// Calculator_top
module Calculator_top(
    input wire [3:0] a, 
    input wire [3:0] b,
    input wire clk, 
    input wire rst, 
    input wire enter, 
    input wire back,
    input wire up, 
    input wire down,
    output wire [3:0] an, 
    output wire [7:0] seg,
    output reg bin_ind
);
Size in the first run: about 1700 cells after synthesis, roughly 27 I/O pins, about 13000 µm² of cells after synthesis.
Settings: LEC_CHECK=0, ABC_AREA=1, CAP_MARGIN=5, CORE_MARGIN=2, CORE_UTILIZATION=68, GPL_ROUTABILITY_DRIVEN=1, MIN_ROUTING_LAYER=met1, SLEW_MARGIN=20; clock period 7.25 ns.
run.sh (not shown) runs the stock make flow with config.mk's settings and CLKGATE_MAP_FILE=.
The first run finished with setup timing left.
Next try:
--- a/flow/config.mk
+++ b/flow/config.mk
@@ -7,8 +7,9 @@
 export LEC_CHECK = 0
-export ABC_AREA = 1
-export CAP_MARGIN = 5
+export CAP_MARGIN = 35
 export CORE_MARGIN = 2
-export CORE_UTILIZATION = 68
+export CORE_UTILIZATION = 72
 export GPL_ROUTABILITY_DRIVEN = 1
 export MIN_ROUTING_LAYER = met1
+export PLACE_DENSITY_LB_ADDON = 0.0
+export SETUP_SLACK_MARGIN = 2.5
 export SLEW_MARGIN = 20
==> flow/constraint.sdc (replaced) <==
create_clock -name core_clock -period 8.61 [get_ports {clk}]
set_input_delay 1.7220 -clock core_clock [delete_from_list [all_inputs] [get_ports {clk}]]
set_output_delay 1.7220 -clock core_clock [all_outputs]
set_load 0.01 [all_outputs]
Result:
- The new run reached the layout checks and failed them: setup timing
- area after synthesis is higher by 2.0%
- total power is lower by 47%
- design area is higher by 2.3%
- routed wire length is higher by 19%
- critical path depth is lower by 12
- die area is lower by 3.6%
- global-route usage is higher by 2.9 points
- clock-buffer cell count is higher by 3
- via count is higher by 3.7%
- clock skew is higher by 0.0073 ns
Next try:
==> flow/config.mk (replaced) <==
export PLATFORM = sky130hd
export DESIGN_NAME = Calculator_top
export DESIGN_NICKNAME = Calculator_top
export VERILOG_FILES = /design/flow/design.v
export SDC_FILE = /design/flow/constraint.sdc
export NUM_CORES = 4
export LEC_CHECK = 0
export CAP_MARGIN = 20
export CORE_MARGIN = 2
export CORE_UTILIZATION = 66
export SLEW_MARGIN = 20
==> flow/constraint.sdc (replaced) <==
create_clock -name core_clock -period 11.5 [get_ports {clk}]
set_input_delay 2.3000 -clock core_clock [delete_from_list [all_inputs] [get_ports {clk}]]
set_output_delay 2.3000 -clock core_clock [all_outputs]
set_load 0.01 [all_outputs]
Outcome:
- The changed run produced a clean layout
- cell area shrinks by 9.1%
- power shrinks by 33%
- hold slack is better by 0.0056 ns
- routed wire length shrinks by 33%
- non-clock buffer count shrinks by 106
- global-route usage shrinks by 8.4 points
- combinational power shrinks by 57%
- clock-buffer cell count shrinks by 5
- via count shrinks by 17%
- core utilization shrinks by 16 points
- critical path depth does not change

---

oak:
Starting RTL as in the previous note.
Settings: LEC_CHECK=0, ABC_AREA=1, CAP_MARGIN=5, CORE_MARGIN=2, CORE_UTILIZATION=72, CTS_CLUSTER_SIZE=24, GPL_ROUTABILITY_DRIVEN=1, MIN_ROUTING_LAYER=met1, SLEW_MARGIN=20; clock period 8.13 ns.
oak finished all stages; layout check result: FAIL, due to negative setup slack.
diff inputs: oak => pine
Settings: ABC_AREA removed (was 1); CAP_MARGIN changed from 5 to 35; CTS_CLUSTER_SIZE removed (was 24); CORE_UTILIZATION changed from 72 to 68; the clock period (ns, I/O delays scaled along) changed from 8.13 to 8.54.
### Flow results
- pine: flow complete, layout not clean; failing: negative setup slack
- Diff oak and pine: average wire length per cell after detail routing lower in pine
- Comparing oak against pine, there is no change at all in synthesis-stage register bit count.
- [pine] wire length fell 17% relative to oak
- Going from oak to pine, fill cell instance count of the final layout went up by 437, internal portion of total power fell about 27%, per-instance average area after synthesis now sits higher.
- oak -> pine: final net count decreased by more than 10%
- | proportion of cell area spent on the clock network | oak vs pine | ≈ equal |
- oak → pine: largest stage delay on the critical path increased by 0.05 ns relative to the old numbers, core utilization fell by 7.0 points, total number of clock tree sinks saw little to no change.

---

Calculator_top again, from the RTL that the note above started with.
// Calculator_top
module Calculator_top(
    input wire [3:0] a, 
    input wire [3:0] b,
    input wire clk, 
    input wire rst, 
    input wire enter, 
    input wire back,
    input wire up, 
    input wire down,
    output wire [3:0] an, 
    output wire [7:0] seg,
    output reg bin_ind
);
Settings: LEC_CHECK=0, CAP_MARGIN=5, CORE_ASPECT_RATIO=1.5, CORE_MARGIN=9, CORE_UTILIZATION=37, GPL_ROUTABILITY_DRIVEN=0, HOLD_SLACK_MARGIN=0.09, PLACE_DENSITY_LB_ADDON=0.24, SETUP_SLACK_MARGIN=2.15, SLEW_MARGIN=20; clock period 9.4 ns.
The starting point finished with timing, DRC and antenna clean.
Rerun with:
- ABC_AREA: default -> 1
- CAP_MARGIN: 5 -> 20
- CORE_ASPECT_RATIO: 1.5 -> default
- CORE_MARGIN: 9 -> 2
- CORE_UTILIZATION: 37 -> 72
- CTS_CLUSTER_SIZE: default -> 23
- GPL_ROUTABILITY_DRIVEN: 0 -> default
- HOLD_SLACK_MARGIN: 0.09 -> default
- PLACE_DENSITY_LB_ADDON: 0.24 -> default
- SETUP_SLACK_MARGIN: 2.15 -> default
- clock period: 9.4 -> 7.93 ns (I/O delays scaled with it)
=> The new run ran to the end with violations: negative setup slack; worst setup slack degrades by 2.4 ns; count of clock-buffer cells in the layout shrinks by 4; clock power grows by 24%.
Rerun with:
- ABC_AREA: 1 -> default
- CORE_UTILIZATION: 72 -> 40
- CTS_CLUSTER_SIZE: 23 -> default
- clock period: 7.93 -> 11.5 ns (I/O delays scaled with it)
Now the flow finished with timing, DRC and antenna clean.
Global-route usage falls by 18 points.
Cell count falls by 5.0%.
Power falls by 61%.
Worst setup slack improved by 2.9 ns.
Via count falls by 21%.
Synthesized cell count falls by 12%.
Cell area falls by 4.8%.
Non-clock buffer count falls by 106.
Clock power falls by 28%.
Wire length falls by 31%.
Count of clock-buffer cells in the layout rises by 6.
Rerun with:
- CELL_PAD_IN_SITES_GLOBAL_PLACEMENT: default -> 3
- CORE_MARGIN: 2 -> 6
- clock period: 11.5 -> 12.0 ns (I/O delays scaled with it)
Outcome: First-iteration DRC count falls by 35%. Global-route usage grows by 0.24 points. Sequential share of layout area hardly moves. Core utilization is higher by 0.59 points. Area after synthesis does not change. Worst setup slack is better by 0.15 ns. Power fell by 3.9%.
Rerun with:
- CELL_PAD_IN_SITES_GLOBAL_PLACEMENT: 3 -> default
- CORE_MARGIN: 6 -> 2
- CORE_UTILIZATION: 40 -> 66
- clock period: 12.0 -> 6.41 ns (I/O delays scaled with it)
What happened: The new run ran to the end with violations: negative setup slack; clock-buffer cell count drops by 12; worst setup slack got worse by 3.3 ns; global-route usage climbs by 12 points; synthesized cell count stays the same; power climbs by 99%; via count climbs by 8.0%; first-iteration DRC count climbs by 73%; cell area climbs by 4.5%; hold slack improved by 0.019 ns; critical path depth stays the same.

---

Setup of v6:
Calculator_top again, from the RTL that the note above started with.
Design Calculator_top, start of the top module:
module Calculator_top(
    input wire [3:0] a, 
    input wire [3:0] b,
    input wire clk, 
    input wire rst, 
    input wire enter, 
    input wire back,
    input wire up, 
    input wire down,
    output wire [3:0] an, 
    output wire [7:0] seg,
    output reg bin_ind
);
Settings: LEC_CHECK=0, ABC_AREA=1, CAP_MARGIN=10, CELL_PAD_IN_SITES_DETAIL_PLACEMENT=2, CORE_MARGIN=2, CORE_UTILIZATION=65, CTS_CLUSTER_DIAMETER=59, GPL_ROUTABILITY_DRIVEN=0, GPL_TIMING_DRIVEN=0, MIN_ROUTING_LAYER=met2, SLEW_MARGIN=20; clock period 8.09 ns.
v6 never completed; the flow aborted with a tool error in detailed placement.
Here is what was changed in the inputs of v7 compared with v6.
Settings: a change of CAP_MARGIN from 10 to 20; a deleted GPL_TIMING_DRIVEN that had been 0; a deleted ABC_AREA that had been 1; a change of CORE_UTILIZATION from 65 to 40; a deleted CELL_PAD_IN_SITES_DETAIL_PLACEMENT that had been 2; a deleted CTS_CLUSTER_DIAMETER that had been 59; a deleted MIN_ROUTING_LAYER that had been met2; a deleted GPL_ROUTABILITY_DRIVEN that had been 0; a change of the clock period (ns, I/O delays scaled along) from 8.09 to 12.0.
### Flow results
- Both conditions hold for v7: the flow ran to the end and the final layout passed the timing, design-rule and antenna checks.
- v7 falls short of v6 in core outline area.
- Re register bit count reported by yosys: no difference whatsoever between v7 and v6.
- Looking at area fraction in mux cells, v7 sits 1.4 points above v6.
- v7 vs. v6: width of the die grew by 41 µm, gate count after technology mapping decreased 204, die span in y shows an increase of about 28%, port buffer count saw little to no change.
- Looking at area after synthesis, v7 sits above v6.
- v7 vs. v6: die size increased by about 60% relative to the old numbers, area of the synthesized netlist per yosys stat increased by 2.0% relative to the old numbers.

---

Setup of indigo:
Calculator_top again, from the RTL that the note above started with.
clock: 11.7 ns
lec_check: 0
cap_margin: 20
core_margin: 2
core_utilization: 68
cts_cluster_size: 39
setup_slack_margin: -0.62
slew_margin: 20
indigo completed; timing, DRC and antenna clean
Modified inputs, nickel compared to indigo
diff --git a/flow/config.mk b/flow/config.mk
--- a/flow/config.mk
+++ b/flow/config.mk
@@ -10,3 +10,2 @@
-export CORE_UTILIZATION = 68
-export CTS_CLUSTER_SIZE = 39
-export SETUP_SLACK_MARGIN = -0.62
+export CORE_UTILIZATION = 40
+export SETUP_SLACK_MARGIN = 2.96
==> flow/constraint.sdc <==
create_clock -name core_clock -period 11.5 [get_ports {clk}]
set_input_delay 2.3000 -clock core_clock [delete_from_list [all_inputs] [get_ports {clk}]]
set_output_delay 2.3000 -clock core_clock [all_outputs]
set_load 0.01 [all_outputs]
==> results <==
- Result: PASS for each of nickel and indigo
- Side by side, worst hold margin turned out lower in nickel than in indigo.
- Going from indigo to nickel, total detailed-routing wirelength grew by a few percent.
- Buffer-and-inverter tally for the worst setup path down 1 in nickel wrt indigo

---

Starting RTL as in the previous note.
make LEC_CHECK=0 CAP_MARGIN=10 CORE_MARGIN=2 CORE_UTILIZATION=40 GPL_ROUTABILITY_DRIVEN=0 GPL_TIMING_DRIVEN=0 HOLD_SLACK_MARGIN=0.01 MIN_ROUTING_LAYER=met2 SLEW_MARGIN=20 finish   # period 16.1 ns
Edit:
--- a/flow/config.mk
+++ b/flow/config.mk
@@ -8 +8,2 @@
-export CAP_MARGIN = 10
+export ABC_AREA = 1
+export CAP_MARGIN = 20
@@ -10,5 +11,2 @@
-export CORE_UTILIZATION = 40
-export GPL_ROUTABILITY_DRIVEN = 0
-export GPL_TIMING_DRIVEN = 0
-export HOLD_SLACK_MARGIN = 0.01
-export MIN_ROUTING_LAYER = met2
+export CORE_UTILIZATION = 65
+export CTS_CLUSTER_DIAMETER = 400
==> flow/constraint.sdc (replaced) <==
create_clock -name core_clock -period 6.41 [get_ports {clk}]
set_input_delay 1.2820 -clock core_clock [delete_from_list [all_inputs] [get_ports {clk}]]
set_output_delay 1.2820 -clock core_clock [all_outputs]
set_load 0.01 [all_outputs]
Effect: With this change the flow finished but failed the layout checks on setup timing. Routed wire length rose by 3.4%. Die size fell by about 40%. Via count fell by about 20%. Worst setup slack got worse by 4000 ps. Sequential cell count stays the same.
Edit:
--- a/flow/config.mk
+++ b/flow/config.mk
@@ -8 +7,0 @@
-export ABC_AREA = 1
@@ -11,2 +10,3 @@
-export CORE_UTILIZATION = 65
-export CTS_CLUSTER_DIAMETER = 400
+export CORE_UTILIZATION = 68
+export CTS_CLUSTER_SIZE = 50
+export SETUP_SLACK_MARGIN = -0.62
==> flow/constraint.sdc (replaced) <==
create_clock -name core_clock -period 11.7 [get_ports {clk}]
set_input_delay 2.3400 -clock core_clock [delete_from_list [all_inputs] [get_ports {clk}]]
set_output_delay 2.3400 -clock core_clock [all_outputs]
set_load 0.01 [all_outputs]
What happened: This time the run went through all stages and came out clean. Utilization came out lower by 3.2 points. Worst setup slack gains 2400 ps. Non-clock buffer count fell by 119. Die area went down by a few percent. Sequential share of layout area increases by 2.6 points. Clock skew is about the same. Sequential cell count stays the same. Routed wire length falls by roughly a tenth.
Edit:
--- a/flow/config.mk
+++ b/flow/config.mk
@@ -7,0 +8 @@
+export ABC_AREA = 1
@@ -11,2 +11,0 @@
-export CTS_CLUSTER_SIZE = 50
-export SETUP_SLACK_MARGIN = -0.62
==> flow/constraint.sdc (replaced) <==
create_clock -name core_clock -period 10.7 [get_ports {clk}]
set_input_delay 2.1400 -clock core_clock [delete_from_list [all_inputs] [get_ports {clk}]]
set_output_delay 2.1400 -clock core_clock [all_outputs]
set_load 0.01 [all_outputs]
Outcome: Hold slack improves by 10 ps; wire length decreases by 1.6%; final cell count increases by 13%; design area decreases by 1.0%; first-iteration DRC count decreases by 18%; utilization increases by 1.5 points; clock-buffer cell count decreases by 3; clock skew increases by 23 ps; die area decreases by 1.9%.
Edit:
--- a/flow/config.mk
+++ b/flow/config.mk
@@ -8,2 +8 @@
-export ABC_AREA = 1
-export CAP_MARGIN = 20
+export CAP_MARGIN = 35
@@ -11,0 +11,2 @@
+export GPL_ROUTABILITY_DRIVEN = 1
+export MIN_ROUTING_LAYER = met1
==> flow/constraint.sdc (replaced) <==
create_clock -name core_clock -period 8.61 [get_ports {clk}]
set_input_delay 1.7220 -clock core_clock [delete_from_list [all_inputs] [get_ports {clk}]]
set_output_delay 1.7220 -clock core_clock [all_outputs]
set_load 0.01 [all_outputs]
What happened:
- The new run ran to the end with violations: setup timing
- first-iteration DRC count increases by 46%
- utilization increases by 2.9 points
- routed wire length increases by 11%
Edit:
--- a/flow/config.mk
+++ b/flow/config.mk
@@ -10 +10 @@
-export CORE_UTILIZATION = 68
+export CORE_UTILIZATION = 64
@@ -12,0 +13 @@
+export PLACE_DENSITY_LB_ADDON = 0.08
==> flow/constraint.sdc (replaced) <==
create_clock -name core_clock -period 4.2 [get_ports {clk}]
set_input_delay 0.8400 -clock core_clock [delete_from_list [all_inputs] [get_ports {clk}]]
set_output_delay 0.8400 -clock core_clock [all_outputs]
set_load 0.01 [all_outputs]
=> The new run finished but fails on setup timing. Utilization falls by 0.18 points. Die size climbs by 6.1%. Register-to-register slack gets worse by 1500 ps.

---

run A:
Calculator_top again, from the RTL that the note above started with.
==> flow/config.mk <==
export PLATFORM = sky130hd
export DESIGN_NAME = Calculator_top
export DESIGN_NICKNAME = Calculator_top
export VERILOG_FILES = /design/flow/design.v
export SDC_FILE = /design/flow/constraint.sdc
export NUM_CORES = 4
export LEC_CHECK = 0
export CAP_MARGIN = 20
export CORE_MARGIN = 2
export CORE_UTILIZATION = 70
export CTS_CLUSTER_SIZE = 39
export SETUP_SLACK_MARGIN = -0.62
export SLEW_MARGIN = 20
==> flow/constraint.sdc <==
create_clock -name core_clock -period 11.7 [get_ports {clk}]
set_input_delay 2.3400 -clock core_clock [delete_from_list [all_inputs] [get_ports {clk}]]
set_output_delay 2.3400 -clock core_clock [all_outputs]
set_load 0.01 [all_outputs]
[inputs] run B vs run A
Settings: CTS_CLUSTER_SIZE removed (was 39); CORE_UTILIZATION changed from 70 to 58; the clock period (ns, I/O delays scaled along) changed from 11.7 to 10.9.
Against run A, run B reports a number of buffers created by CTS that is higher. From run A to run B the numbers moved as follows: portion of total power attributed to combinational logic rose 0.9 points, maximum single-stage delay on the critical path dropped 0.03 ns. Taking run A as the reference, in run B total power rose by 0.00034 W, global-route usage down 4.0 points, largest net degree at the start of global routing now sits lower.
Edits applied to the flow inputs when going from run B to run C:
Settings: CORE_UTILIZATION changed from 58 to 70; CTS_CLUSTER_DIAMETER newly set to 101; SETUP_SLACK_MARGIN removed (was -0.62); the clock period (ns, I/O delays scaled along) changed from 10.9 to 9.85.
--- outcome ---
In run C the implementation ran to completion but is not tape-out ready, as the final checks report setup timing. In run C, the first-iteration DRC count came out about 5% above the value in run B. Cmp run C and run B / proportion of cell area occupied by registers / lower: run C. Global-route usage up 5.5 points in run C wrt run B. Cell depth of the worst flop-to-flop path came out exactly the same in run C and run B. Of run C and run B, the run reporting the higher portion of total power attributed to combinational logic was run C. Pin count of the biggest net entering global routing went down by more than 10% going from run B to run C. Run C -> run B: yosys synthesis chip area delta 0, exact match. Compared with run B, run C shows routed wire length that has gone up by a few percent. Run C has worst setup slack below what run B had.
Edits applied to the flow inputs when going from run C to run D:
Settings: setting ABC_AREA to 1 for the first time; changing CORE_UTILIZATION from 70 to 72; changing the clock period (ns, I/O delays scaled along) from 9.85 to 8.13.
Findings:
Going from run C to run D, the die area was shrunk.
Relative to run C, the count of plain and timing-repair buffers measured on run D has increased by more than half.
Taking run C as the reference point, the number of global-route vias before repair of run D rises by 1593.
Relative to run C, the power share of the combinational group of run D is higher by 26 points.
Depth of the most critical reg-to-reg path delta for run D relative to run C: 5 higher
On post-synthesis instance total: run D sits above run C.
Compared with run C, in run D critical path depth now sits higher; global-route total usage across every layer saw an increase; count of clock-buffer cells in the layout has decreased.
Area of the synthesized netlist per yosys stat, run D vs run C: down slightly
Comparing run D and run C, internal power contribution is higher on run D.
Status run C: flow complete, layout not clean - setup timing
| run D | all stages done | FAIL | setup timing |
Setup changes, run D to run E
Settings: setting SETUP_SLACK_MARGIN to 2.14 for the first time; setting CTS_CLUSTER_SIZE to 13 for the first time; setting PLACE_DENSITY_LB_ADDON to 0.1 for the first time.
## What came out
Run E completed end to end; final checks failed (setup timing).
The run showing the greater clock network fraction of design power is run D.
[compare] base=run D new=run E: post-route setup TNS lower, wire length of the first global-routing pass higher, share of cell area taken by flip-flops and latches lower, final critical path time including I/O delays and setup higher.
Run E: post-CTS setup buffer count is 50% higher than what run D reported.
Per-cell via count in the routed design, run E and run D: higher on run E
| largest stage delay on the critical path | higher: run E |
Power is estimated from default activity; no workload was simulated.
